Setup of run 1:
// Top_convolution
module Top_convolution(
 input clk,
	input rst,
	input start,
	input en,
	input [12:0] addr,
	output [20:0] out,
	output [20:0] max_pl,
	output reg done,
	output pat_en,
	output [9:0] pat_addr,
	input [7:0] pat_dout,
	output img_en,
	output [17:0] img_addr,
	input [7:0] img_dout,
	output pc_en,
	output pc_we,
	output [9:0] pc_addr,
	output [10:0] pc_din,
	input [10:0] pc_dout,
	output ic_en,
	output ic_we,
	output [17:0] ic_addr,
	output [10:0] ic_din,
	input [10:0] ic_dout,
	output pl_en,
	output pl_we,
	output [12:0] pl_addr,
	output [20:0] pl_din,
	input [20:0] pl_dout
    );
	assign out = out_pl;
	reg [8:0] HT_SM, WT_SM;
	wire [8:0] ht_sm, wt_sm; 
	reg [8:0] HT_LG, WT_LG;
	wire [8:0] ht_lg, wt_lg;
	assign ht_sm = HT_SM;
	assign wt_sm = WT_SM;
	assign ht_lg = HT_LG;
	assign wt_lg = WT_LG;
	parameter [8:0] height_fil = 10, width_fil = 8, side_lap = 3, height_filpro = 8, width_filpro = 6,
	height_image = 48, width_image = 40, height_impro = 46, width_impro = 38, factor = 5;
	parameter [3:0] idle = 0, setup = 1, conv_p1 = 2, conv_p2 = 3, delay_p1 = 4, delay_p2 = 5, maxpl = 6, read = 15;
	reg [3:0] current_state, next_state;
	wire done_conv, done_maxpl;
	reg en_conv;
	wire en_maxpl;
  ...
Size in the first run: ~3800 cells after synthesis, ~290 flip-flops, about 240 I/O pins, roughly 28000 um2 of cells after synthesis.
Settings: LEC_CHECK=0, ABC_AREA=1, CAP_MARGIN=25, CORE_ASPECT_RATIO=1.34, CORE_MARGIN=2, CORE_UTILIZATION=72, CTS_CLUSTER_DIAMETER=61, CTS_CLUSTER_SIZE=76, MAX_ROUTING_LAYER=met4, MIN_ROUTING_LAYER=met1, PLACE_DENSITY=0.65, SETUP_SLACK_MARGIN=1.07, SLEW_MARGIN=40; clock period 4.47 ns.
run.sh (not shown) runs the stock make flow with config.mk's settings and CLKGATE_MAP_FILE=.
Run 1 got as far as 4_1_cts, where a tool error ended the run.
What run 2 does differently from run 1 at the input level:
Settings: PLACE_DENSITY removed (was 0.65); CORE_UTILIZATION changed from 72 to 61; MIN_ROUTING_LAYER removed (was met1); CTS_CLUSTER_SIZE removed (was 76); MAX_ROUTING_LAYER removed (was met4); CORE_ASPECT_RATIO removed (was 1.34); SLEW_MARGIN changed from 40 to 20; CAP_MARGIN changed from 25 to 20; SETUP_SLACK_MARGIN removed (was 1.07); CTS_CLUSTER_DIAMETER removed (was 61); the clock period (ns, I/O delays scaled along) changed from 4.47 to 5.63.
Findings:
No crash in run 2: every stage finished, but the layout fails its final checks due to setup timing. Going from run 1 to run 2, die size shows an increase of 7100 um2; sum of net half-perimeters after detailed placement shows a reduction of about 3%; number of top-level pins shows no meaningful change. Run 2 vs run 1, width of the die went up by about 25%. As of run 2, core area had risen by more than 10% compared to run 1.
--- input diff run 2..run 3 ---
Settings: setting CTS_CLUSTER_DIAMETER to 56 for the first time; setting CTS_CLUSTER_SIZE to 49 for the first time; setting SETUP_SLACK_MARGIN to 2.38 for the first time; changing CORE_UTILIZATION from 61 to 70; removing ABC_AREA (formerly 1); changing the clock period (ns, I/O delays scaled along) from 5.63 to 8.36.
### Flow results
Summary of run 2 and run 3: one run falls short of a clean finish, namely run 2. Against run 2, chip area in run 3 fell by more than 10%. Compared with run 2, in run 3 maximum number of pins on one net before global-route repair rose 67%, layout buffer count excluding clock buffers decreased by 30% relative to the old numbers, register-to-register slack +1.21 ns.
The inputs of run 4 differ from those of run 3 as listed below.
Settings: a change of CORE_UTILIZATION from 70 to 72; a deleted CTS_CLUSTER_DIAMETER that had been 56; a deleted CTS_CLUSTER_SIZE that had been 49; a change of CAP_MARGIN from 20 to 30; an added PLACE_DENSITY_LB_ADDON of 0.28; a deleted SETUP_SLACK_MARGIN that had been 2.38; a change of the clock period (ns, I/O delays scaled along) from 8.36 to 7.14.
Findings:
Run 4 did not finish; a tool error ended it in 5_1_grt.
Comparing run 4 and run 3, the higher number of gates resized after cts is on run 4.
Diff run 3 -> run 4: post-synthesis cell area shows no meaningful change; number of buffers inserted by post-CTS setup repair shows an increase of 10.
--- input diff run 4..run 5 ---
Settings: CORE_UTILIZATION changed from 72 to 40; CAP_MARGIN changed from 30 to 20; PLACE_DENSITY_LB_ADDON removed (was 0.28); the clock period (ns, I/O delays scaled along) changed from 7.14 to 10.0.
### Flow results
Across run 4 and run 5, a clean result was obtained everywhere but in run 4. Core utilization before placement, run 4 and run 5: larger value in run 4. For the setup slack at placement, run 5 came in 1.85 ns higher than run 4 did. In run 5, the deepest level of the CTS H-tree came out 1 above the value in run 4. Run 4 and run 5 ended up with nearly the same cell count after synthesis. Diff run 5..run 4 | total standard cell area after synthesis | unchanged. Compared to run 4, run 5 has total cell area at the placement stage 4.6% lower. Compared with run 4, run 5 shows die width that has gone up by more than a quarter. Comparing run 4 and run 5, area enclosed by the die boundary is higher on run 5. Vertical die dimension grows by more than a quarter when moving from run 4 to run 5.


Top_convolution again, from the RTL that the note above started with.
Settings: LEC_CHECK=0, CAP_MARGIN=35, CELL_PAD_IN_SITES_DETAIL_PLACEMENT=0, CORE_ASPECT_RATIO=1.52, CORE_MARGIN=9, CORE_UTILIZATION=25, CTS_CLUSTER_SIZE=50, MAX_ROUTING_LAYER=met4, MIN_ROUTING_LAYER=met1, SETUP_SLACK_MARGIN=-0.97, SLEW_MARGIN=15, TNS_END_PERCENT=95; clock period 11.0 ns.
The starting point completed without violations.
Edit:
- CAP_MARGIN: 35 -> 20
- CELL_PAD_IN_SITES_DETAIL_PLACEMENT: 0 -> default
- CORE_ASPECT_RATIO: 1.52 -> default
- CORE_UTILIZATION: 25 -> 40
- CTS_CLUSTER_SIZE: 50 -> default
- MAX_ROUTING_LAYER: met4 -> default
- MIN_ROUTING_LAYER: met1 -> default
- SETUP_SLACK_MARGIN: -0.97 -> default
- SLEW_MARGIN: 15 -> 20
- TNS_END_PERCENT: 95 -> 75
What happened: Non-clock buffer count goes down by 4; routed wire length falls by 13%; via count is lower by 3.4%; total power hardly moves.
Edit:
- CAP_MARGIN: 20 -> 30
- CORE_MARGIN: 9 -> 2
- CORE_UTILIZATION: 40 -> 72
- CTS_CLUSTER_SIZE: default -> 51
- PLACE_DENSITY_LB_ADDON: default -> 0.27
- TNS_END_PERCENT: 75 -> default
- clock period: 11.0 -> 7.33 ns (I/O delays scaled with it)
What happened: The new run finished with max-capacitance violations, max-slew violations, negative setup slack left. Final area is higher by 11%. Register-to-register slack gets worse by 3.3 ns. Synthesized cell count stays the same. Area after synthesis does not change. Global-route usage went up by 24 points. Total power grows by 58%. Wire length came out higher by 57%. Clock-buffer cell count fell by 16.
Edit:
- ABC_AREA: default -> 1
- CAP_MARGIN: 30 -> 20
- CTS_CLUSTER_DIAMETER: default -> 263
- CTS_CLUSTER_SIZE: 51 -> 100
- PLACE_DENSITY: default -> 0.42
- PLACE_DENSITY_LB_ADDON: 0.27 -> default
- SETUP_SLACK_MARGIN: default -> -0.55
- clock period: 7.33 -> 5.56 ns (I/O delays scaled with it)
Effect:
- This time the run never finished: it broke off in global routing (GRT-0232)
- synthesized area grows by a few percent
- die size grows by a few percent
- synthesized cell count grows by a quarter to a third


Starting RTL as in the previous note.
export LEC_CHECK = 0
export ABC_AREA = 1
export CAP_MARGIN = 25
export CORE_ASPECT_RATIO = 1.34
export CORE_MARGIN = 2
export CORE_UTILIZATION = 72
export CTS_CLUSTER_SIZE = 17
export MAX_ROUTING_LAYER = met4
export MIN_ROUTING_LAYER = met1
export PLACE_DENSITY = 0.65
export SETUP_SLACK_MARGIN = 1.07
export SLEW_MARGIN = 40
create_clock -name core_clock -period 5.15 [get_ports {clk}]
The baseline died in global routing (5_1_grt), error GRT-0116.
Rerun with:
- CELL_PAD_IN_SITES_GLOBAL_PLACEMENT: default -> 2
- CORE_UTILIZATION: 72 -> 40
- CTS_CLUSTER_DIAMETER: default -> 79
- CTS_CLUSTER_SIZE: 17 -> 83
- MIN_ROUTING_LAYER: met1 -> met2
- clock period: 5.15 -> 5.75 ns (I/O delays scaled with it)
Now the flow ran to the end with violations: negative setup slack.
Synthesized area is unchanged.
Synthesized cell count is unchanged.
Die area goes up by 78%.
Rerun with:
- CAP_MARGIN: 25 -> 30
- CELL_PAD_IN_SITES_GLOBAL_PLACEMENT: 2 -> default
- CORE_ASPECT_RATIO: 1.34 -> default
- CORE_UTILIZATION: 40 -> 70
- CTS_CLUSTER_DIAMETER: 79 -> 60
- CTS_CLUSTER_SIZE: 83 -> default
- MIN_ROUTING_LAYER: met2 -> default
- PLACE_DENSITY: 0.65 -> default
- SETUP_SLACK_MARGIN: 1.07 -> default
- SLEW_MARGIN: 40 -> 20
- clock period: 5.75 -> 7.55 ns (I/O delays scaled with it)
The changed run reached the layout checks and failed them: negative setup slack.
Clock power fell by 12%.
Combinational power fell by 43%.
Worst hold slack gets worse by 13 ps.
Wire length fell by 5.5%.
Count of clock-buffer cells in the layout rose by 21.
Design area fell by 13%.
Worst setup slack gets better by 1300 ps.
Global-route usage rose by 1.8 points.
Critical path depth fell by 2.
Utilization rose by 30 points.
Final cell count fell by 12%.


build 69:
Starting RTL as in the previous note.
Design Top_convolution, start of the top module:
module Top_convolution(
 input clk,
	input rst,
	input start,
	input en,
	input [12:0] addr,
	output [20:0] out,
	output [20:0] max_pl,
	output reg done,
	output pat_en,
	output [9:0] pat_addr,
	input [7:0] pat_dout,
	output img_en,
	output [17:0] img_addr,
	input [7:0] img_dout,
	output pc_en,
	output pc_we,
	output [9:0] pc_addr,
	output [10:0] pc_din,
	input [10:0] pc_dout,
	output ic_en,
	output ic_we,
	output [17:0] ic_addr,
	output [10:0] ic_din,
	input [10:0] ic_dout,
	output pl_en,
	output pl_we,
	output [12:0] pl_addr,
	output [20:0] pl_din,
	input [20:0] pl_dout
    );
	assign out = out_pl;
	reg [8:0] HT_SM, WT_SM;
	wire [8:0] ht_sm, wt_sm; 
	reg [8:0] HT_LG, WT_LG;
	wire [8:0] ht_lg, wt_lg;
	assign ht_sm = HT_SM;
	assign wt_sm = WT_SM;
	assign ht_lg = HT_LG;
	assign wt_lg = WT_LG;
	parameter [8:0] height_fil = 10, width_fil = 8, side_lap = 3, height_filpro = 8, width_filpro = 6,
	height_image = 48, width_image = 40, height_impro = 46, width_impro = 38, factor = 5;
	parameter [3:0] idle = 0, setup = 1, conv_p1 = 2, conv_p2 = 3, delay_p1 = 4, delay_p2 = 5, maxpl = 6, read = 15;
	reg [3:0] current_state, next_state;
	wire done_conv, done_maxpl;
	reg en_conv;
	wire en_maxpl;
	reg en_cnt_l1, en_cnt_l2, en_cnt_sm;
	reg clear;
	wire conv_done_l1, conv_done_l2;
	reg [1:0] conv_sel;
	assign en_maxpl = (conv_sel==3)? done_conv:0;
	wire signed [8:0] in1, in2;
	wire [20:0] out_conv;
	assign in1 = (conv_sel==2'b00)? 0: 
					(conv_sel==2'b01)? out_f: 
					(conv_sel==2'b10)? out_i:out_ip[10:2];
	assign in2 = (conv_sel==2'b00)? 0: 
					(conv_sel==2'b11)? out_fp[10:2]: out_lap;
	wire signed [20:0] in_maxpl, out_maxpl;
	assign in_maxpl = out_conv;
	reg [9:0] ADDR_SM;
	wire [17:0] addr_lg_l1;
	wire [17:0] addr_lg_l2;
	reg [17:0] ADDR_OUT;
	wire en_f, en_i, en_fp, en_ip, en_lap, en_pl;
	reg wr_ip, wr_fp, wr_pl;
	wire [9:0] addr_f;
	wire [17:0] addr_i;
	wire [9:0] addr_fp;
	wire [17:0] addr_ip;
	wire [12:0] addr_pl;
	wire [3:0] addr_lap;
	wire [10:0] in_fp, in_ip;
  ...
Settings: LEC_CHECK=0, CAP_MARGIN=20, CORE_ASPECT_RATIO=0.61, CORE_MARGIN=9, CORE_UTILIZATION=25, MIN_ROUTING_LAYER=met1, SETUP_SLACK_MARGIN=-0.97, SLEW_MARGIN=20; clock period 11.0 ns.
--- input diff build 69..build 95 ---
- CORE_UTILIZATION now 40, was 25
- CELL_PAD_IN_SITES_GLOBAL_PLACEMENT now 1, previously not set
- MAX_ROUTING_LAYER now met4, previously not set
- HOLD_SLACK_MARGIN now 0.15, previously not set
- CORE_ASPECT_RATIO no longer set, was 0.61
- SETUP_SLACK_MARGIN now -0.15, was -0.97
- MIN_ROUTING_LAYER no longer set, was met1
- TNS_END_PERCENT now 75, previously not set
In terms of share of final layout cell area taken by non-clock buffers, build 95 and build 69 differ only marginally.
In build 95 relative to build 69, average detailed-routed wire length per instance had gone up by more than 10%.
Build 95 vs build 69: cell count down in build 95
Going from build 69 to build 95, the total length of routed wires was found to have gone down by 2.3%.
Diff build 69 -> build 95: net switching power of the design went down 0.0000092 W, area of all placed cells without fillers now sits lower.
Build 95 and build 69 ended up with nearly the same static leakage.
Input-level comparison between build 24 and build 95:
- a deleted TNS_END_PERCENT that had been 75
- a deleted HOLD_SLACK_MARGIN that had been 0.15
- a deleted MAX_ROUTING_LAYER that had been met4
- a deleted CELL_PAD_IN_SITES_GLOBAL_PLACEMENT that had been 1
- a change of CORE_UTILIZATION from 40 to 61
- a change of CORE_MARGIN from 9 to 2
- an added CTS_CLUSTER_SIZE of 49
- a deleted SETUP_SLACK_MARGIN that had been -0.15
- a change of the clock period (ns, I/O delays scaled along) from 11.0 to 7.25
Notes after the runs:
STATUS run=build 24 STAGES=ALL_DONE FINAL_CHECKS=FAILED CAUSE=setup timing. Number of cells on the worst hold path: build 95 vs build 24 identical. The lower final setup violation count of build 24 and build 95 is in build 95. | filler cell count | lower: build 24 |. Side by side, count of clock buffers in the final design turned out lower in build 24 than in build 95. Average detailed-routed wire length per instance of build 24 exceeds that of build 95 slightly. Taking build 95 as the reference, in build 24 share of synthesized area occupied by flip-flops and latches held steady, post-cts repair resize count climbed 324.
Modified inputs, build 26 compared to build 24
- changing CTS_CLUSTER_SIZE from 49 to 53
- changing CAP_MARGIN from 20 to 30
- changing CORE_UTILIZATION from 61 to 72
- setting PLACE_DENSITY_LB_ADDON to 0.27 for the first time
- changing the clock period (ns, I/O delays scaled along) from 7.25 to 7.33
==> results <==
Build 26 completed end to end; final checks failed (capacitance limit, slew limit, setup timing). | clock transition at the registers of the reported paths | build 26 vs build 24 | ≈ equal |. Build 26 ends up with a row count that is 6 lower than in build 24. Between build 26 and build 24, it is build 26 whose final area is lower, by 110 µm². Number of clock buffers inserted by TritonCTS of build 26 falls short of that of build 24 by more than 10%. Re synthesized area: no difference whatsoever between build 26 and build 24. Looking at build 26 and build 24, the TritonCTS sink count is a wash. Build 26 gives less post-place instance area than build 24 did. Compared with build 24, build 26 shows a higher wire length of the first global-routing pass.
Inputs modified between build 26 and build 65:
- SETUP_SLACK_MARGIN newly set to 2.0
- PLACE_DENSITY_LB_ADDON removed (was 0.27)
- CTS_CLUSTER_DIAMETER newly set to 60
- ABC_AREA newly set to 0
- CTS_CLUSTER_SIZE removed (was 53)
- MAX_ROUTING_LAYER newly set to met4
- CORE_UTILIZATION changed from 72 to 70
- the clock period (ns, I/O delays scaled along) changed from 7.33 to 7.55
Notes after the runs:
- Summary of build 65 over build 26: first-pass GRT wire length saw an increase; final area saw an increase; post-layout utilization of the core saw a decrease.
- None of the runs build 65 and build 26 ends with a clean layout.
- | build 65 | all stages done | FAIL | setup timing |
- Build 26 finished all stages; however, its layout fails the closing checks, the failures being capacitance limit, slew limit, setup timing.
> inputs changed (build 65 -> build 18)
- ABC_AREA now 1, was 0
- SLEW_MARGIN now 30, was 20
- CAP_MARGIN now 5, was 30
- SETUP_SLACK_MARGIN no longer set, was 2.0
- the clock period (ns, I/O delays scaled along) now 5.83, was 7.55
==> comparison <==
The remaining runs in build 18 and build 65 completed every stage, whereas build 18 halted early.
Compared with build 65, build 18 shows a area after synthesis that is 3.5% higher.
From build 18 to build 65, maximum buffer depth of the clock tree did not move at all.
Re synthesized cell count: build 18 and build 65 aren't equal, and the higher value belongs to build 18.
Power and IR drop assume default switching activity.
